==> flow/design.v <==
`timescale 1ns / 1ps
module fifo #(
    parameter DATA_WIDTH = 16,
    parameter DEPTH = 64, 
    parameter ALMOST_FULL_THRESH = 56,
    parameter ALMOST_EMPTY_THRESH = 8
)(
    input                   clk,
    input                   rst_n,        
    input                   wr_en,
    input  [DATA_WIDTH-1:0] wr_data,
    input                   rd_en,
    output reg [DATA_WIDTH-1:0] rd_data,
    output                  full,
    output                  empty,
    output                  almost_full,
    output                  almost_empty,
    output                  overflow_err,
    output                  underflow_err,
    output [DATA_WIDTH-1:0] fifo_count
);
    function integer clog2;
        input integer value;
        integer i;
        begin
            clog2 = 0;
            for (i = value-1; i > 0; i = i >> 1)
                clog2 = clog2 + 1;
        end
    endfunction
    localparam ADDR_WIDTH = clog2(DEPTH);
    reg [DATA_WIDTH-1:0] mem [0:DEPTH-1];
    reg [ADDR_WIDTH-1:0] write_pointer;    
    reg [ADDR_WIDTH-1:0] read_pointer;     
    reg [clog2(DEPTH+1)-1:0] count;        
    reg overflow_flag, underflow_flag;
    assign full         = (count == DEPTH);
    assign empty        = (count == 0);
    assign almost_full  = (count >= ALMOST_FULL_THRESH);
    assign almost_empty = (count <= ALMOST_EMPTY_THRESH);
    assign overflow_err = overflow_flag;
    assign underflow_err= underflow_flag;
    assign fifo_count   = count;
    always @(posedge clk) begin
        if (wr_en && !full)
            mem[write_pointer] <= wr_data;
    end
    always @(posedge clk or negedge rst_n) begin
        if (!rst_n) begin
            write_pointer <= 0;
        end else if (wr_en) begin
            if (!full) begin
                write_pointer <= write_pointer + 1'b1;
            end
        end
    end
    always @(posedge clk or negedge rst_n) begin
        if (!rst_n) begin
            read_pointer <= 0;
            rd_data <= 0;
        end else if (rd_en) begin
            if (!empty) begin
                rd_data <= mem[read_pointer];
                read_pointer <= read_pointer + 1'b1;
            end
        end
    end
    always @(posedge clk or negedge rst_n) begin
        if (!rst_n) begin
            count <= 0;
        end else begin
            case ({wr_en && !full, rd_en && !empty})
                2'b10: count <= count + 1'b1; 
                2'b01: count <= count - 1'b1;
                default: count <= count;      
            endcase
        end
    end
    always @(posedge clk or negedge rst_n) begin
        if (!rst_n) begin
            overflow_flag  <= 1'b0;
            underflow_flag <= 1'b0;
        end else begin
            if (wr_en && full)
                overflow_flag <= 1'b1;
            else if (overflow_flag && rd_en && !empty)
                overflow_flag <= 1'b0;
            if (rd_en && empty)
                underflow_flag <= 1'b1;
            else if (underflow_flag && wr_en && !full)
                underflow_flag <= 1'b0;
        end
    end
endmodule
make LEC_CHECK=0 ABC_AREA=1 CAP_MARGIN=20 CELL_PAD_IN_SITES_DETAIL_PLACEMENT=2 CORE_ASPECT_RATIO=1.03 CORE_MARGIN=6 CORE_UTILIZATION=40 GPL_TIMING_DRIVEN=1 HOLD_SLACK_MARGIN=0.18 MIN_ROUTING_LAYER=met1 SETUP_SLACK_MARGIN=0.28 SLEW_MARGIN=20 TNS_END_PERCENT=75 finish   # period 4.42 ns
run.sh (not shown) runs the stock make flow with config.mk's settings and CLKGATE_MAP_FILE=.
The baseline went through all stages and came out clean.
Edit:
CELL_PAD_IN_SITES_DETAIL_PLACEMENT = default   (was 2)
CORE_ASPECT_RATIO = default   (was 1.03)
CORE_MARGIN = 2   (was 6)
CORE_UTILIZATION = 72   (was 40)
CTS_CLUSTER_SIZE = 71   (was default)
GPL_TIMING_DRIVEN = default   (was 1)
HOLD_SLACK_MARGIN = default   (was 0.18)
MIN_ROUTING_LAYER = default   (was met1)
PLACE_DENSITY_LB_ADDON = 0.0   (was default)
SETUP_SLACK_MARGIN = 0.51   (was 0.28)
TNS_END_PERCENT = default   (was 75)
clock period = 1.73 ns   (was 4.42 ns; I/O delays follow)
What happened: The new run reached the layout checks and failed them: negative setup slack; worst hold slack got worse by 0.14 ns; wire length goes down by 34%; sequential share of layout area goes down by 5.5 points; clock power goes up by 130%; sequential power goes up by 150%.
Edit:
CELL_PAD_IN_SITES_DETAIL_PLACEMENT = 0   (was default)
CELL_PAD_IN_SITES_GLOBAL_PLACEMENT = 0   (was default)
CTS_CLUSTER_SIZE = default   (was 71)
PLACE_DENSITY = 0.67   (was default)
PLACE_DENSITY_LB_ADDON = default   (was 0.0)
SETUP_SLACK_MARGIN = -0.17   (was 0.51)
clock period = 1.76 ns   (was 1.73 ns; I/O delays follow)
The new run completed and failed the layout checks on negative setup slack.
Global-route usage rose by 1.8 points.
Wire length is higher by 2.1%.
Worst setup slack improved by 0.036 ns.
Cell count decreases by 1.1%.
Non-clock buffer count falls by 63.
Utilization came out lower by 1.3 points.
Edit:
ABC_AREA = default   (was 1)
CELL_PAD_IN_SITES_DETAIL_PLACEMENT = default   (was 0)
CELL_PAD_IN_SITES_GLOBAL_PLACEMENT = default   (was 0)
CORE_UTILIZATION = 40   (was 72)
PLACE_DENSITY = 0.6   (was 0.67)
SETUP_SLACK_MARGIN = default   (was -0.17)
clock period = 3.12 ns   (was 1.76 ns; I/O delays follow)
The changed run finished with timing, DRC and antenna clean. Sequential cell count stays the same. Global-route usage shrinks by 23 points. Power came out lower by well over a third. Critical path depth shrinks by 9. Worst setup slack improves by 0.73 ns. First-iteration DRC count fell by well over a third.
Edit:
CORE_UTILIZATION = 72   (was 40)
CTS_CLUSTER_DIAMETER = 388   (was default)
clock period = 2.65 ns   (was 3.12 ns; I/O delays follow)
With this change the flow reached the layout checks and failed them: negative setup slack; power came out higher by about a fifth; register-to-register slack degrades by 0.26 ns; flip-flop count stays the same; final area came out higher slightly; count of clock-buffer cells in the layout came out lower by 4; area after synthesis stays the same; combinational power came out higher by a quarter to a third.
Edit:
ABC_AREA = 1   (was default)
CORE_UTILIZATION = 70   (was 72)
CTS_CLUSTER_DIAMETER = default   (was 388)
CTS_CLUSTER_SIZE = 71   (was default)
clock period = 1.73 ns   (was 2.65 ns; I/O delays follow)
Outcome:
- The changed run finished but failed the layout checks on negative setup slack
- design area goes up by 13%
- combinational power increases by 150%
- setup slack loses 0.51 ns
- final cell count went up by 73%
- fmax went up by 17%
- area after synthesis came out higher by 9.3%

* * *

== run 1 ==
// fifo: RTL as listed in full above, without the edits since
make LEC_CHECK=0 CAP_MARGIN=15 CORE_MARGIN=2 CORE_UTILIZATION=70 CTS_CLUSTER_DIAMETER=374 CTS_CLUSTER_SIZE=14 PLACE_DENSITY=0.6 SETUP_SLACK_MARGIN=-0.18 SLEW_MARGIN=20 finish   # period 1.84 ns
Status run 1: flow complete, layout not clean - setup timing
What run 2 does differently from run 1 at the input level:
Settings: SETUP_SLACK_MARGIN now -0.12, was -0.18; ABC_AREA now 1, previously not set; CTS_CLUSTER_SIZE now 74, was 14; CORE_UTILIZATION now 72, was 70; PLACE_DENSITY now 0.42, was 0.6; CTS_CLUSTER_DIAMETER no longer set, was 374; CAP_MARGIN now 20, was 15; the clock period (ns, I/O delays scaled along) now 1.73, was 1.84.
### Flow results
To summarise run 1: no stage aborted, but the layout did not pass its checks, failing on setup timing.
Final checks on run 2, whose flow otherwise completed, came back failing, citing setup timing.
Number of antenna cells inserted is lower on run 2
Run 1 → run 2: final-report setup violation count decreased 0.74%, cell area increased 6300 µm², cell count in the Yosys report increased 110%.
Across both runs, wire length of the first global-routing pass was higher for run 2 than for run 1.
Between run 1 and run 2, the clock-pin slew on the worst setup and hold paths figures differ only marginally.
Run 2 against run 1: first-iteration DRC count grew by 2881, share of synthesized area spent on multiplexers shrank by 14 points, worst slew margin relative to its limit grew by 8.6 points, largest driver fanout on the critical path grew by 15, worst-skew pair later-pin latency grew by 40 ps.
diff inputs: run 2 => run 3
Settings: clearing PLACE_DENSITY, which used to be 0.42; putting CELL_PAD_IN_SITES_DETAIL_PLACEMENT at 0 where nothing was set; swapping 72 for 66 in CORE_UTILIZATION; putting CELL_PAD_IN_SITES_GLOBAL_PLACEMENT at 0 where nothing was set; swapping -0.12 for -0.17 in SETUP_SLACK_MARGIN; putting CORE_ASPECT_RATIO at 1.06 where nothing was set; clearing CTS_CLUSTER_SIZE, which used to be 74; swapping 1.73 for 2.28 in the clock period (ns, I/O delays scaled along).
## What came out
- Finished, but not clean: run 3, with setup timing.
- In run 3, multi-input gate area in the final layout is lower than in run 2.
- Run 3 against run 2: worst-case hold slack climbed 20 ps; internal power summed over all cells dropped 33%; net total in the final layout dropped about 2%.
- Looking at wire length, run 3 sits about 11% lower than run 2 does.
Input-level comparison between run 4 and run 3:
Settings: a change of CORE_MARGIN from 2 to 4; an added GPL_ROUTABILITY_DRIVEN of 0; an added CTS_CLUSTER_DIAMETER of 126; a change of SETUP_SLACK_MARGIN from -0.17 to 0.39; a change of ABC_AREA from 1 to 0; a change of CORE_UTILIZATION from 66 to 57; a deleted CORE_ASPECT_RATIO that had been 1.06; an added PLACE_DENSITY_LB_ADDON of 0.14; a change of CELL_PAD_IN_SITES_GLOBAL_PLACEMENT from 0 to 1; an added TNS_END_PERCENT of 95.
Ran to the end and failed final checks on setup timing: run 4.
Cmp run 4 vs run 3: hold slack higher in run 4
The simple logic cell fraction of the synthesized area reported for run 4 is smaller than that of run 3 by 18 points.
Re worst-margin pin slew: run 4 is 180 ps up on run 3.
Compared run 4 vs run 3, and floorplan core area is up in run 4.
Of run 3 and run 4, the run reporting the higher met1 capacity usage during global routing was run 3.
[compare] base=run 3 new=run 4: relative slew slack moved down, area fraction in full adders, half adders and majority gates level, count of cells along the worst hold path moved up.

* * *

== lane 1 ==
// fifo: RTL as listed in full above, without the edits since
==> flow/config.mk <==
export PLATFORM = sky130hd
export DESIGN_NAME = fifo
export DESIGN_NICKNAME = fifo
export VERILOG_FILES = /design/flow/design.v
export SDC_FILE = /design/flow/constraint.sdc
export NUM_CORES = 4
export LEC_CHECK = 0
export ABC_AREA = 0
export CAP_MARGIN = 20
export CELL_PAD_IN_SITES_DETAIL_PLACEMENT = 0
export CELL_PAD_IN_SITES_GLOBAL_PLACEMENT = 1
export CORE_MARGIN = 7
export CORE_UTILIZATION = 57
export CTS_CLUSTER_DIAMETER = 126
export GPL_ROUTABILITY_DRIVEN = 0
export MAX_ROUTING_LAYER = met4
export PLACE_DENSITY_LB_ADDON = 0.14
export SLEW_MARGIN = 20
export TNS_END_PERCENT = 95
==> flow/constraint.sdc <==
create_clock -name core_clock -period 2.28 [get_ports {clk}]
set_input_delay 0.4560 -clock core_clock [delete_from_list [all_inputs] [get_ports {clk}]]
set_output_delay 0.4560 -clock core_clock [all_outputs]
set_load 0.01 [all_outputs]
The flow for lane 1 finished, though final verification flagged setup timing.
### lane 1 -> lane 2
Settings: a change of CORE_MARGIN from 7 to 8; an added SETUP_SLACK_MARGIN of 0.39; a deleted MAX_ROUTING_LAYER that had been met4.
### Flow results
Every stage of lane 2 finished as expected; the final checks, on the other hand, flagged setup timing, which means the layout fails. Lane 1 → lane 2: average vias per placed instance ~0 delta, worst setup slack -0.11 ns. Relative to lane 1, the non-clock buffer count measured on lane 2 has increased by more than 10%. Re total global-route track usage: lane 2 is 1.1 points down on lane 1. Compared with lane 1, the router placed more vias in lane 2. Against lane 1, number of filler cells placed in the layout in lane 2 fell by a few percent.

* * *

Starts from the design.v that is shown in full above.
export LEC_CHECK = 0
export ABC_AREA = 1
export CAP_MARGIN = 20
export CELL_PAD_IN_SITES_DETAIL_PLACEMENT = 0
export CELL_PAD_IN_SITES_GLOBAL_PLACEMENT = 0
export CORE_ASPECT_RATIO = 1.06
export CORE_MARGIN = 2
export CORE_UTILIZATION = 69
export CTS_CLUSTER_SIZE = 31
export SETUP_SLACK_MARGIN = -0.17
export SLEW_MARGIN = 20
create_clock -name core_clock -period 1.87 [get_ports {clk}]
The first run ran to the end with violations: setup timing.
Change:
ABC_AREA = not set   (was 1)
CELL_PAD_IN_SITES_DETAIL_PLACEMENT = not set   (was 0)
CELL_PAD_IN_SITES_GLOBAL_PLACEMENT = not set   (was 0)
CORE_ASPECT_RATIO = not set   (was 1.06)
CORE_UTILIZATION = 39   (was 69)
CTS_CLUSTER_SIZE = not set   (was 31)
PLACE_DENSITY = 0.6   (was not set)
SETUP_SLACK_MARGIN = not set   (was -0.17)
clock period = 3.12 ns   (was 1.87 ns; I/O delays follow)
Now the flow ran to the end with no violations.
Setup slack gains 0.51 ns.
Core utilization shrinks by 39 points.
Area after synthesis shrinks by 8.5%.
Synthesized cell count shrinks by 52%.
Power shrinks by 52%.
Final area shrinks by 12%.
Change:
ABC_AREA = 1   (was not set)
CELL_PAD_IN_SITES_GLOBAL_PLACEMENT = 2   (was not set)
CORE_UTILIZATION = 40   (was 39)
CTS_CLUSTER_DIAMETER = 102   (was not set)
GPL_ROUTABILITY_DRIVEN = 0   (was not set)
SLEW_MARGIN = 40   (was 20)
TNS_END_PERCENT = 60   (was not set)
clock period = 3.3 ns   (was 3.12 ns; I/O delays follow)
Combinational power grows by a quarter to a third.
Non-clock buffer count shrinks by 17.
Core utilization grows by 0.60 points.
Change:
CELL_PAD_IN_SITES_GLOBAL_PLACEMENT = 1   (was 2)
CORE_ASPECT_RATIO = 0.98   (was not set)
CORE_MARGIN = 6   (was 2)
CTS_CLUSTER_SIZE = 24   (was not set)
GPL_ROUTABILITY_DRIVEN = 1   (was 0)
GPL_TIMING_DRIVEN = 0   (was not set)
HOLD_SLACK_MARGIN = 0.1   (was not set)
clock period = 3.87 ns   (was 3.3 ns; I/O delays follow)
Effect: Area after synthesis stays the same. Clock skew is higher by 0.026 ns. Wire length is higher by a few percent. Sequential power is lower by about a fifth. Setup slack gains 0.23 ns. Total power is lower by about a fifth.

* * *

// fifo: RTL as listed in full above, without the edits since
==> flow/config.mk <==
export PLATFORM = sky130hd
export DESIGN_NAME = fifo
export DESIGN_NICKNAME = fifo
export VERILOG_FILES = /design/flow/design.v
export SDC_FILE = /design/flow/constraint.sdc
export NUM_CORES = 4
export LEC_CHECK = 0
export ABC_AREA = 1
export CAP_MARGIN = 20
export CELL_PAD_IN_SITES_DETAIL_PLACEMENT = 0
export CELL_PAD_IN_SITES_GLOBAL_PLACEMENT = 0
export CORE_ASPECT_RATIO = 1.06
export CORE_MARGIN = 2
export CORE_UTILIZATION = 66
export CTS_CLUSTER_DIAMETER = 27
export SETUP_SLACK_MARGIN = 0.59
export SLEW_MARGIN = 20
==> flow/constraint.sdc <==
create_clock -name core_clock -period 2.28 [get_ports {clk}]
set_input_delay 0.4560 -clock core_clock [delete_from_list [all_inputs] [get_ports {clk}]]
set_output_delay 0.4560 -clock core_clock [all_outputs]
set_load 0.01 [all_outputs]
The starting point finished but fails on setup timing.
Edit:
Settings changed: ABC_AREA 1 to 0, CORE_ASPECT_RATIO 1.06 to default, CORE_UTILIZATION 66 to 72, CTS_CLUSTER_DIAMETER 27 to default, CTS_CLUSTER_SIZE from default to 37, PLACE_DENSITY from default to 0.65, SETUP_SLACK_MARGIN 0.59 to 0.35.
Clock period 2.28 ns to 1.74 ns, I/O delays scaled along.
The new run finished with capacitance limit, slew limit, setup timing left. First-iteration DRC count goes up by 10%. Cell count goes down by 41%. Global-route usage goes up by 9.7 points. Non-clock buffer count goes up by 64. Sequential power goes up by 31%.
Edit:
Settings changed: ABC_AREA 0 to 1, CTS_CLUSTER_SIZE 37 to 76, SETUP_SLACK_MARGIN 0.35 to -0.14.
Clock period 1.74 ns to 2.15 ns, I/O delays scaled along.
After rerunning: The new run finished but fails on setup timing. Area after synthesis is higher by roughly a tenth. Die area is higher by roughly a tenth. Via count is higher by about a fifth.
Edit:
Settings changed: CAP_MARGIN 20 to 5, MAX_ROUTING_LAYER from default to met4, SETUP_SLACK_MARGIN -0.14 to 0.31.
Clock period 2.15 ns to 1.76 ns, I/O delays scaled along.
- The changed run finished but failed the layout checks on setup timing
- worst setup slack is worse by 0.44 ns
- routed wire length grows by about 17%
- power grows by about 30%
- combinational power grows by about 43%
Power figures rest on the tool's default switching activity, not on a simulated workload.
